job 3401:
// RISC_V
module RISC_V(clk, rst, mem_addr, mem_wdata, mem_we, mem_rdata);
Size: about 250 flip-flops, roughly 51 I/O pins.
Settings: LEC_CHECK=0, ABC_AREA=1, CAP_MARGIN=20, CORE_MARGIN=2, CORE_UTILIZATION=71, CTS_CLUSTER_DIAMETER=99, CTS_CLUSTER_SIZE=31, GPL_ROUTABILITY_DRIVEN=0, MAX_ROUTING_LAYER=met4, PLACE_DENSITY_LB_ADDON=0.11, SLEW_MARGIN=20; clock period 5.13 ns.
run.sh (not shown) runs the stock make flow with config.mk's settings and CLKGATE_MAP_FILE=.
Nothing crashed in job 3401 and all stages finished; the problem is that the final layout failed, the offending checks being negative setup slack.
Here is what was changed in the inputs of job 8296 compared with job 3401.
- removing GPL_ROUTABILITY_DRIVEN (formerly 0)
- removing CTS_CLUSTER_SIZE (formerly 31)
- removing CTS_CLUSTER_DIAMETER (formerly 99)
- removing PLACE_DENSITY_LB_ADDON (formerly 0.11)
- removing ABC_AREA (formerly 1)
- changing CORE_UTILIZATION from 71 to 64
- removing MAX_ROUTING_LAYER (formerly met4)
- changing the clock period (ns, I/O delays scaled along) from 5.13 to 4.36
==> comparison <==
Job 8296 did not finish; a tool error ended it in global routing.
Job 8296: minimum setup slack after placement is 1390 ps lower than what job 3401 reported.
Diff job 3401 -> job 8296 | number of library cell types mapped by synthesis | up by more than 100%
Job 3401 → job 8296: area fraction in compound gates down 4.1 points, overall die area up about 9%, share of cell area taken by muxes after synthesis up 22 points, area figure in the yosys stat output down 260 um^2.
Diff job 3401 -> job 8296 | area of the mapped netlist | down slightly
Looking at parity-gate share of the synthesized area counting xor and xnor cells, job 8296 sits 0.17 points below job 3401.
Job 8296 vs. job 3401: cell resize tally after clock tree synthesis grew by 91%, synthesized cell count shrank by 709.
Changes in job 9975 relative to job 8296:
- CTS_CLUSTER_DIAMETER: unset -> 371
- CORE_UTILIZATION: 64 -> 72
- PLACE_DENSITY: unset -> 0.43
- ABC_AREA: unset -> 1
- CTS_CLUSTER_SIZE: unset -> 98
- the clock period (ns, I/O delays scaled along): 4.36 -> 4.48
## What came out
The runs compared here, job 9975 and job 8296, all ended either early or with open violations.
Flow for job 8296 halted at global routing, error code ODB-0269.
Tool error GRT-0116 stopped job 9975 during global routing; no final results.
Going from job 8296 to job 9975, routability congestion estimate grew by more than 10%.
In job 9975, the die span in y came out about 5% below the value in job 8296.
Post-synthesis mux area share in job 9975 vs job 8296: down 22 points
Horizontal extent of the die (job 9975 vs. job 8296) decreases by a few percent
Cmp job 9975 vs job 8296: number of buffers created by CTS lower in job 9975
When job 9975 is set beside job 8296, its area fraction in and, or, nand and nor cells turns out to be 14 points larger.
diff inputs: job 9975 => job 1412
- removing CTS_CLUSTER_SIZE (formerly 98)
- changing CORE_UTILIZATION from 72 to 56
- removing CTS_CLUSTER_DIAMETER (formerly 371)
- removing PLACE_DENSITY (formerly 0.43)
- removing ABC_AREA (formerly 1)
- changing the clock period (ns, I/O delays scaled along) from 4.48 to 4.36
[summary]
Job 9975 is listed as incomplete: the tool reported an error in global routing and the run ended there.
Finished, but not clean: job 1412, with negative setup slack.
Job 9975 → job 1412: register share after synthesis +0.91 points, yosys-reported design area after synthesis -about 1.8%, simple-gate share of the synthesized area -14 points.
Measured against job 9975, the post-synthesis cell count from yosys of job 1412 comes out at 0.60 times the reference value.
Job 1412 -> job 9975: proportion of register bits with asynchronous set or reset after synthesis delta 0, exact match
| pre-CTS setup slack | job 1412 vs job 9975 | 930 ps lower |
Between job 1412 and job 9975, the full die area is lower for job 9975.
In terms of number of buffers inserted by port buffering, job 9975 and job 1412 differ only marginally.
Fraction of synthesized cell area in xor and xnor cells | job 1412 below job 9975
Job 1412 vs job 9975: cell area after synthesis down slightly
Looking at number of buffers inserted by post-CTS setup repair, job 1412 sits 63% lower than job 9975 does.
--- input diff job 1412..job 4690 ---
- swapping 56 for 68 in CORE_UTILIZATION
- putting CTS_CLUSTER_DIAMETER at 93 where nothing was set
- putting ABC_AREA at 1 where nothing was set
- swapping 20 for 0 in CAP_MARGIN
- swapping 4.36 for 5.17 in the clock period (ns, I/O delays scaled along)
--- outcome ---
Diff job 1412 -> job 4690 | cell count of the worst reg-to-reg path | increase of 2. Job 4690 against job 1412: clock share of power dropped 3.9 points, layout net count climbed 455, post-layout worst setup margin climbed 1510 ps, core occupancy in the finished layout climbed 6.2 points. Job 4690: complete, dirty (negative setup slack).
Power is estimated from default activity; no workload was simulated.
